## run A
// LearningMachine
module LearningMachine(input clk,rst, start, input [6:0] x1Data,x2Data, input [1:0] tData, output[1:0] signYin, output[13:0] w1,w2,b,Yin,output ReadEn, Ready);
  wire [1:0]Select1, Sel1, Sel2;
  wire  flag, InitYin, InitW1, InitW2, InitB, InitFlag, InitAlpha, LdX1, LdX2, LdT, Select2, LdYin, LdFlag, LdAlphaT, LdW1, LdW2, LdB;
  Controller controller(clk, rst, start, compare, flag, InitYin, InitW1, InitW2, InitB, InitFlag, InitAlpha, LdX1, LdX2, LdT, Select2, LdYin, LdFlag, LdAlphaT, LdW1, LdW2, LdB, ReadEn, Ready, Select1, Sel1, Sel2);
  DataPath datapath(clk,rst, x1Data,x2Data, tData, InitYin, InitW1, InitW2, InitB, InitFlag, InitAlpha, LdX1, LdX2, LdT, Select2, LdYin, LdFlag, LdAlphaT, LdW1, LdW2, LdB, Select1, Sel1, Sel2, compare, flag, signYin, w1,w2,b,Yin);
endmodule
export LEC_CHECK = 0
export CAP_MARGIN = 10
export CORE_ASPECT_RATIO = 0.5
export CORE_MARGIN = 6
export CORE_UTILIZATION = 55
export CTS_CLUSTER_DIAMETER = 201
export CTS_CLUSTER_SIZE = 94
export GPL_TIMING_DRIVEN = 1
export MAX_ROUTING_LAYER = met4
export MIN_ROUTING_LAYER = met1
export PLACE_DENSITY = 0.35
export SLEW_MARGIN = 20
export TNS_END_PERCENT = 10
create_clock -name core_clock -period 9.61 [get_ports {clk}]
run.sh (not shown) runs the stock make flow with config.mk's settings and CLKGATE_MAP_FILE=.
### run A -> run B
- CTS_CLUSTER_SIZE no longer set, was 94
- TNS_END_PERCENT no longer set, was 10
- CTS_CLUSTER_DIAMETER now 26, was 201
- CORE_ASPECT_RATIO no longer set, was 0.5
- GPL_TIMING_DRIVEN now 0, was 1
- PLACE_DENSITY now 0.77, was 0.35
### Flow results
- Run B finished all stages; the layout is clean.
- Lower aggregate global-route resource usage goes to run B over run A.
- Setup slack: run B less than run A
- Area of all placed cells without fillers (higher): run B
#### Input delta (run C over run B)
- CORE_UTILIZATION changed from 55 to 72
- PLACE_DENSITY changed from 0.77 to 0.75
- GPL_TIMING_DRIVEN changed from 0 to 1
- CORE_MARGIN changed from 6 to 2
- ABC_AREA newly set to 1
- CTS_CLUSTER_SIZE newly set to 34
- the clock period (ns, I/O delays scaled along) changed from 9.61 to 7.81
### Flow results
Re mean instance size in the synthesized netlist: run B was higher than run C. Comparing run B and run C, the higher post-layout period usage of the worst path was measured on run C. In run C the number of cell instances on the worst register-to-register path turned out 4 higher than in run B. | run C | all stages done | FAIL | setup timing |. The lower post-synthesis share of cell area spent on full adders, half adders and majority gates of run B and run C is in run C. Run C has less setup slack than run B.

LearningMachine again, from the RTL that the note above started with.
==> flow/config.mk <==
export PLATFORM = sky130hd
export DESIGN_NAME = LearningMachine
export DESIGN_NICKNAME = LearningMachine
export VERILOG_FILES = /design/flow/design.v
export SDC_FILE = /design/flow/constraint.sdc
export NUM_CORES = 4
export LEC_CHECK = 0
export ABC_AREA = 1
export CAP_MARGIN = 20
export CORE_MARGIN = 2
export CORE_UTILIZATION = 72
export CTS_CLUSTER_DIAMETER = 400
export CTS_CLUSTER_SIZE = 100
export PLACE_DENSITY = 0.4
export SLEW_MARGIN = 20
==> flow/constraint.sdc <==
create_clock -name core_clock -period 5.49 [get_ports {clk}]
set_input_delay 1.0980 -clock core_clock [delete_from_list [all_inputs] [get_ports {clk}]]
set_output_delay 1.0980 -clock core_clock [all_outputs]
set_load 0.01 [all_outputs]
The first run stopped in 4_1_cts on DPL-0038.
Rerun with:
CORE_UTILIZATION = 64   (was 72)
CTS_CLUSTER_DIAMETER = default   (was 400)
PLACE_DENSITY = default   (was 0.4)
clock period = 5.31 ns   (was 5.49 ns; I/O delays follow)
What happened:
- The changed run stopped in 5_1_grt
- synthesized area stays the same
- die area came out higher by 12%
- synthesized cell count stays the same
Rerun with:
ABC_AREA = default   (was 1)
CORE_UTILIZATION = 72   (was 64)
CTS_CLUSTER_SIZE = 37   (was 100)
clock period = 7.94 ns   (was 5.31 ns; I/O delays follow)
Outcome: The new run ran to the end with violations: setup timing. Die size decreases by 13%. Synthesized cell count goes down by 18%. Synthesized area decreases by about 2.3%.
Rerun with:
ABC_AREA = 1   (was default)
CTS_CLUSTER_DIAMETER = 400   (was default)
CTS_CLUSTER_SIZE = 100   (was 37)
clock period = 7.2 ns   (was 7.94 ns; I/O delays follow)
=> With this change the flow never finished: it broke off in 5_1_grt. Die size went up by a few percent. Synthesized cell count came out higher by about a fifth. Synthesized area grows by a few percent.
Rerun with:
ABC_AREA = default   (was 1)
CORE_UTILIZATION = 66   (was 72)
CTS_CLUSTER_DIAMETER = default   (was 400)
CTS_CLUSTER_SIZE = default   (was 100)
clock period = 7.05 ns   (was 7.2 ns; I/O delays follow)
Effect:
- This time the run finished with setup timing left
- die size rises by 6.3%
- area after synthesis falls by 2.3%
- synthesized cell count falls by 18%

Setup of red:
Starting RTL as in the previous note.
==> flow/design.v (excerpt) <==
module LearningMachine(input clk,rst, start, input [6:0] x1Data,x2Data, input [1:0] tData, output[1:0] signYin, output[13:0] w1,w2,b,Yin,output ReadEn, Ready);
Settings: LEC_CHECK=0, CAP_MARGIN=30, CORE_MARGIN=2, CORE_UTILIZATION=72, CTS_CLUSTER_DIAMETER=31, HOLD_SLACK_MARGIN=-0.09, SLEW_MARGIN=20, TNS_END_PERCENT=40; clock period 7.0 ns.
red: aborted in clock tree synthesis (4_1_cts) (tool error)
Here is what was changed in the inputs of blue compared with red.
Settings: removing HOLD_SLACK_MARGIN (formerly -0.09); changing CAP_MARGIN from 30 to 20; removing CTS_CLUSTER_DIAMETER (formerly 31); removing TNS_END_PERCENT (formerly 40); changing CORE_UTILIZATION from 72 to 40; changing the clock period (ns, I/O delays scaled along) from 7.0 to 12.0.
Results
Per the final summary, blue finished and its layout is clean on timing, DRC and antenna.
Post-detailed-placement half-perimeter wirelength (higher): red
Relative to red, the instance area at placement of blue is lower by 12%.
red -> blue: width of the die increased by more than a quarter
Comparing red and blue, floorplan row count is higher on blue.
red has higher total instance count after detailed placement than blue.
blue ended with less share of the core filled by cells before placement than red.
Cmp red and blue / chip area / lower: red
Core area: blue vs red up 81%
diff inputs: blue => green
Settings: an added MIN_ROUTING_LAYER of met2; an added GPL_ROUTABILITY_DRIVEN of 0.
--- outcome ---
Status green: flow complete, layout not clean - design-rule violations. Status: layout-stage area growth over the synthesis result parity (green, blue). Sort green and blue by routed wire length asc -> top: blue. Average wire per standard cell ends up higher on green.
Changes in orange relative to green:
Settings: GPL_ROUTABILITY_DRIVEN now 1, was 0; SLEW_MARGIN now 5, was 20; CORE_MARGIN now 9, was 2; CORE_ASPECT_RATIO now 0.67, previously not set.
==> results <==
Final cell count: green and orange compared, higher one is orange. The design area of green and that of orange are within noise of each other. orange was carried through to the last stage, and its layout satisfied the timing, design-rule and antenna checks. Global-route usage for orange is lower than for green. Cmp orange vs green: slew at the pin with the worst max-slew slack higher in orange. Relative to green, final critical-path required period has increased by 0.21 ns in orange.
### orange -> purple
Settings: changing SLEW_MARGIN from 5 to 20; removing MIN_ROUTING_LAYER (formerly met2); removing CORE_ASPECT_RATIO (formerly 0.67); changing CAP_MARGIN from 20 to 0; changing CORE_MARGIN from 9 to 2; removing GPL_ROUTABILITY_DRIVEN (formerly 1); setting MAX_ROUTING_LAYER to met4 for the first time.
==> comparison <==
In purple, the global-route usage came out 7.4 points below the value in orange.
purple vs orange: final weighted congestion in routability-driven placement down by a few percent

LearningMachine again, from the RTL that the note above started with.
## LearningMachine
module LearningMachine(input clk,rst, start, input [6:0] x1Data,x2Data, input [1:0] tData, output[1:0] signYin, output[13:0] w1,w2,b,Yin,output ReadEn, Ready);
export LEC_CHECK = 0
export ABC_AREA = 1
export CAP_MARGIN = 20
export CORE_MARGIN = 2
export CORE_UTILIZATION = 72
export CTS_CLUSTER_DIAMETER = 223
export CTS_CLUSTER_SIZE = 37
export PLACE_DENSITY_LB_ADDON = 0.16
export SLEW_MARGIN = 20
create_clock -name core_clock -period 7.94 [get_ports {clk}]
The baseline produced a layout that fails on setup timing.
Edit:
==> flow/config.mk (replaced) <==
export PLATFORM = sky130hd
export DESIGN_NAME = LearningMachine
export DESIGN_NICKNAME = LearningMachine
export VERILOG_FILES = /design/flow/design.v
export SDC_FILE = /design/flow/constraint.sdc
export NUM_CORES = 4
export LEC_CHECK = 0
export CAP_MARGIN = 20
export CORE_MARGIN = 2
export CORE_UTILIZATION = 39
export SLEW_MARGIN = 20
==> flow/constraint.sdc (replaced) <==
create_clock -name core_clock -period 9.33 [get_ports {clk}]
set_input_delay 1.8660 -clock core_clock [delete_from_list [all_inputs] [get_ports {clk}]]
set_output_delay 1.8660 -clock core_clock [all_outputs]
set_load 0.01 [all_outputs]
=>
- The new run finished with timing, DRC and antenna clean
- synthesized cell count goes down by 18%
- synthesized area goes down by 2.3%
- non-clock buffer count goes down by 29
- flip-flop count does not change
- worst setup slack improves by 0.77 ns
Edit:
--- a/flow/config.mk
+++ b/flow/config.mk
@@ -6,6 +6,7 @@
 export NUM_CORES = 4
 export LEC_CHECK = 0
-export CAP_MARGIN = 20
+export CAP_MARGIN = 30
 export CORE_MARGIN = 2
-export CORE_UTILIZATION = 39
+export CORE_UTILIZATION = 70
+export CTS_CLUSTER_DIAMETER = 31
 export SLEW_MARGIN = 20
==> flow/constraint.sdc (replaced) <==
create_clock -name core_clock -period 7.0 [get_ports {clk}]
set_input_delay 1.4000 -clock core_clock [delete_from_list [all_inputs] [get_ports {clk}]]
set_output_delay 1.4000 -clock core_clock [all_outputs]
set_load 0.01 [all_outputs]
This time the run failed in global routing (5_1_grt) with GRT-0116.
Synthesized area does not change.
Die area fell by well over a third.
Synthesized cell count stays the same.
Edit:
--- a/flow/config.mk
+++ b/flow/config.mk
@@ -6,7 +6,9 @@
 export NUM_CORES = 4
 export LEC_CHECK = 0
+export ABC_AREA = 1
 export CAP_MARGIN = 30
 export CORE_MARGIN = 2
-export CORE_UTILIZATION = 70
+export CORE_UTILIZATION = 72
 export CTS_CLUSTER_DIAMETER = 31
+export PLACE_DENSITY = 0.35
 export SLEW_MARGIN = 20
After rerunning: The new run failed in clock tree synthesis (4_1_cts); synthesized cell count went up by 22%; die area went down by about 0.46%; area after synthesis went up by about 2.4%.
Edit:
==> flow/config.mk (replaced) <==
export PLATFORM = sky130hd
export DESIGN_NAME = LearningMachine
export DESIGN_NICKNAME = LearningMachine
export VERILOG_FILES = /design/flow/design.v
export SDC_FILE = /design/flow/constraint.sdc
export NUM_CORES = 4
export LEC_CHECK = 0
export CAP_MARGIN = 20
export CORE_MARGIN = 2
export CORE_UTILIZATION = 40
export SLEW_MARGIN = 20
==> flow/constraint.sdc (replaced) <==
create_clock -name core_clock -period 5.92 [get_ports {clk}]
set_input_delay 1.1840 -clock core_clock [delete_from_list [all_inputs] [get_ports {clk}]]
set_output_delay 1.1840 -clock core_clock [all_outputs]
set_load 0.01 [all_outputs]
The changed run produced a layout that fails on setup timing.
Die size rose by about 70%.
Synthesized cell count fell by 18%.
Area after synthesis fell by 2.3%.

Starting RTL as in the previous note.
export LEC_CHECK = 0
export ABC_AREA = 1
export CAP_MARGIN = 10
export CORE_MARGIN = 2
export CORE_UTILIZATION = 72
export CTS_CLUSTER_DIAMETER = 26
export CTS_CLUSTER_SIZE = 13
export GPL_TIMING_DRIVEN = 1
export MAX_ROUTING_LAYER = met4
export MIN_ROUTING_LAYER = met1
export PLACE_DENSITY = 0.35
export SETUP_SLACK_MARGIN = 1.58
export SLEW_MARGIN = 40
create_clock -name core_clock -period 5.56 [get_ports {clk}]
The starting point ended with an error in clock tree synthesis on DPL-0038.
Change:
- PLACE_DENSITY: 0.35 -> 0.77
- SETUP_SLACK_MARGIN: 1.58 -> -0.37
- clock period: 5.56 -> 5.37 ns (I/O delays scaled with it)
Effect:
- The new run stopped in clock tree synthesis with DPL-0038
- area after synthesis does not change
- synthesized cell count is unchanged
- die area stays the same

LearningMachine again, from the RTL that the note above started with.
clock: 7.66 ns
lec_check: 0
abc_area: 1
cap_margin: 20
core_margin: 2
core_utilization: 70
cts_cluster_diameter: 215
cts_cluster_size: 32
place_density_lb_addon: 0.14
slew_margin: 20
The starting point completed, yet does not pass: negative setup slack.
Next try:
Settings changed: ABC_AREA 1 to default, CORE_UTILIZATION 70 to 8, CTS_CLUSTER_DIAMETER 215 to default, CTS_CLUSTER_SIZE 32 to default, PLACE_DENSITY_LB_ADDON 0.14 to default.
Clock period 7.66 ns to 13.7 ns, I/O delays scaled along.
Now the flow produced a clean layout.
Cell area rose by a few percent.
Wire length fell by a little under a tenth.
Clock-buffer cell count is unchanged.
Hold slack barely changes.

LearningMachine again, from the RTL that the note above started with.
==> flow/config.mk <==
export PLATFORM = sky130hd
export DESIGN_NAME = LearningMachine
export DESIGN_NICKNAME = LearningMachine
export VERILOG_FILES = /design/flow/design.v
export SDC_FILE = /design/flow/constraint.sdc
export NUM_CORES = 4
export LEC_CHECK = 0
export ABC_AREA = 1
export CAP_MARGIN = 10
export CORE_MARGIN = 2
export CORE_UTILIZATION = 72
export CTS_CLUSTER_DIAMETER = 356
export CTS_CLUSTER_SIZE = 34
export GPL_TIMING_DRIVEN = 1
export MAX_ROUTING_LAYER = met4
export MIN_ROUTING_LAYER = met1
export PLACE_DENSITY = 0.36
export SETUP_SLACK_MARGIN = 0.9
export SLEW_MARGIN = 20
==> flow/constraint.sdc <==
create_clock -name core_clock -period 7.81 [get_ports {clk}]
set_input_delay 1.5620 -clock core_clock [delete_from_list [all_inputs] [get_ports {clk}]]
set_output_delay 1.5620 -clock core_clock [all_outputs]
set_load 0.01 [all_outputs]
The first run never finished: it broke off in global routing (5_1_grt) with GRT-0232.
Edit:
Settings changed: ABC_AREA 1 to default, CORE_UTILIZATION 72 to 68, CTS_CLUSTER_DIAMETER 356 to 26, PLACE_DENSITY 0.36 to default, SETUP_SLACK_MARGIN 0.9 to default.
Effect: This time the run completed, yet does not pass: negative setup slack; die area is higher by 3.3%; synthesized cell count is lower by 18%; synthesized area is lower by 2.3%.
Edit:
Settings changed: CORE_UTILIZATION 68 to 71, CTS_CLUSTER_SIZE 34 to 71, PLACE_DENSITY from default to 0.77, SETUP_SLACK_MARGIN from default to 1.19, SLEW_MARGIN 20 to 40.
Clock period 7.81 ns to 6.54 ns, I/O delays scaled along.
After rerunning: The new run never finished: it broke off in clock tree synthesis (4_1_cts), error DPL-0038. Synthesized area stays the same. Synthesized cell count does not change. Die area went down by 4.1%.
Edit:
Settings changed: CORE_UTILIZATION 71 to 72, CTS_CLUSTER_SIZE 71 to 31, PLACE_DENSITY 0.77 to 0.91, SETUP_SLACK_MARGIN 1.19 to default, SLEW_MARGIN 40 to 20.
Clock period 6.54 ns to 7.81 ns, I/O delays scaled along.
=> The changed run aborted during global routing (5_1_grt) with GRT-0232. Die area goes down by 1.3%. Synthesized area stays the same. Synthesized cell count does not change.

## P
Starting RTL as in the previous note.
clock: 14.7 ns
lec_check: 0
cap_margin: 5
cell_pad_in_sites_global_placement: 1
core_aspect_ratio: 0.56
core_margin: 6
core_utilization: 55
cts_cluster_diameter: 34
gpl_routability_driven: 1
gpl_timing_driven: 0
hold_slack_margin: 0.16
max_routing_layer: met4
min_routing_layer: met2
place_density_lb_addon: 0.25
setup_slack_margin: 2.22
slew_margin: 20
tns_end_percent: 55
The final layout from P, which completed every stage, passed the timing, design-rule and antenna checks at the end of the flow.
Modified inputs, Q compared to P
# P
export LEC_CHECK = 0
export CAP_MARGIN = 5
export CELL_PAD_IN_SITES_GLOBAL_PLACEMENT = 1
export CORE_ASPECT_RATIO = 0.56
export CORE_MARGIN = 6
export CORE_UTILIZATION = 55
export CTS_CLUSTER_DIAMETER = 34
export GPL_ROUTABILITY_DRIVEN = 1
export GPL_TIMING_DRIVEN = 0
export HOLD_SLACK_MARGIN = 0.16
export MAX_ROUTING_LAYER = met4
export MIN_ROUTING_LAYER = met2
export PLACE_DENSITY_LB_ADDON = 0.25
export SETUP_SLACK_MARGIN = 2.22
export SLEW_MARGIN = 20
export TNS_END_PERCENT = 55
create_clock -name core_clock -period 14.7 [get_ports {clk}]
# Q
export LEC_CHECK = 0
export CAP_MARGIN = 10
export CELL_PAD_IN_SITES_GLOBAL_PLACEMENT = 1
export CORE_MARGIN = 6
export CORE_UTILIZATION = 55
export CTS_CLUSTER_DIAMETER = 351
export GPL_ROUTABILITY_DRIVEN = 0
export GPL_TIMING_DRIVEN = 0
export MAX_ROUTING_LAYER = met4
export MIN_ROUTING_LAYER = met1
export PLACE_DENSITY_LB_ADDON = 0.06
export SETUP_SLACK_MARGIN = 2.22
export SLEW_MARGIN = 20
export TNS_END_PERCENT = 55
create_clock -name core_clock -period 9.61 [get_ports {clk}]
Notes after the runs:
- Looking only at post-layout instance count excluding filler cells, and setting everything else aside, the higher value of P and Q goes to Q.
- Measured slew at the worst slew-check pin: Q < P
- NOTE wire length of the first global-routing pass P->Q decreased by more than 10%
- In the tables for P and Q, end-of-flow core utilization reads higher with Q.
[inputs] R vs Q
# Q
export LEC_CHECK = 0
export CAP_MARGIN = 10
export CELL_PAD_IN_SITES_GLOBAL_PLACEMENT = 1
export CORE_MARGIN = 6
export CORE_UTILIZATION = 55
export CTS_CLUSTER_DIAMETER = 351
export GPL_ROUTABILITY_DRIVEN = 0
export GPL_TIMING_DRIVEN = 0
export MAX_ROUTING_LAYER = met4
export MIN_ROUTING_LAYER = met1
export PLACE_DENSITY_LB_ADDON = 0.06
export SETUP_SLACK_MARGIN = 2.22
export SLEW_MARGIN = 20
export TNS_END_PERCENT = 55
create_clock -name core_clock -period 9.61 [get_ports {clk}]
# R
export LEC_CHECK = 0
export CAP_MARGIN = 10
export CORE_MARGIN = 2
export CORE_UTILIZATION = 72
export CTS_CLUSTER_DIAMETER = 51
export CTS_CLUSTER_SIZE = 32
export GPL_TIMING_DRIVEN = 1
export MAX_ROUTING_LAYER = met4
export MIN_ROUTING_LAYER = met1
export SLEW_MARGIN = 20
create_clock -name core_clock -period 7.81 [get_ports {clk}]
--- outcome ---
- To summarise R: no stage aborted, but the layout did not pass its checks, failing on negative setup slack.
- Measured against Q, the via count of R comes out at 1.3 times the reference value.
- Relative to Q, the met3 wire length of R is higher by about 300%.
- Comparing clock buffer count in the final layout for R and Q, the smaller number came from Q.
## Diff of input files: S against R
# R
export LEC_CHECK = 0
export CAP_MARGIN = 10
export CORE_MARGIN = 2
export CORE_UTILIZATION = 72
export CTS_CLUSTER_DIAMETER = 51
export CTS_CLUSTER_SIZE = 32
export GPL_TIMING_DRIVEN = 1
export MAX_ROUTING_LAYER = met4
export MIN_ROUTING_LAYER = met1
export SLEW_MARGIN = 20
create_clock -name core_clock -period 7.81 [get_ports {clk}]
# S
export LEC_CHECK = 0
export CAP_MARGIN = 10
export CORE_MARGIN = 2
export CORE_UTILIZATION = 58
export CTS_CLUSTER_DIAMETER = 26
export CTS_CLUSTER_SIZE = 71
export GPL_TIMING_DRIVEN = 1
export MAX_ROUTING_LAYER = met4
export MIN_ROUTING_LAYER = met1
export PLACE_DENSITY = 0.77
export SLEW_MARGIN = 20
create_clock -name core_clock -period 6.54 [get_ports {clk}]
### Flow results
- Complete run, failing final checks: S, reason negative setup slack.
- Per the comparison of S with R, fraction of area in multi-input gates moved down, detailed-route via count decreased 590, via count normalized by instance count -1.2.
- The met3 wire length of S is lower than that of R.
- S vs. R: post-layout instance count excluding filler cells climbed 12%, data arrival time of the critical path went down 400 ps, worst hold slack decreased by 15 ps relative to the old numbers, transition time at the pin with the least slew margin increased 42 ps, worst setup slack has decreased.
- [S] die size rose about 23% relative to R
Modified inputs, T compared to S
# S
export LEC_CHECK = 0
export CAP_MARGIN = 10
export CORE_MARGIN = 2
export CORE_UTILIZATION = 58
export CTS_CLUSTER_DIAMETER = 26
export CTS_CLUSTER_SIZE = 71
export GPL_TIMING_DRIVEN = 1
export MAX_ROUTING_LAYER = met4
export MIN_ROUTING_LAYER = met1
export PLACE_DENSITY = 0.77
export SLEW_MARGIN = 20
create_clock -name core_clock -period 6.54 [get_ports {clk}]
# T
export LEC_CHECK = 0
export ABC_AREA = 1
export CAP_MARGIN = 10
export CORE_MARGIN = 2
export CORE_UTILIZATION = 69
export CTS_CLUSTER_DIAMETER = 52
export CTS_CLUSTER_SIZE = 72
export GPL_TIMING_DRIVEN = 1
export MAX_ROUTING_LAYER = met4
export MIN_ROUTING_LAYER = met1
export SLEW_MARGIN = 20
create_clock -name core_clock -period 7.81 [get_ports {clk}]
[summary]
Although T finished all stages, its layout failed final checks on negative setup slack.
Compared with S, in T post-synthesis adder-cell area fraction shrank by 0.79 points, number of stages on the worst hold path held steady, sequential share of layout area grew by 3.3 points.
T: design area about 16% below S
Setup slack in T is larger than in S.
Summary of T over S: overall global routing resource usage moved up, time the final worst path needs with I/O delays and setup went down 410 ps.
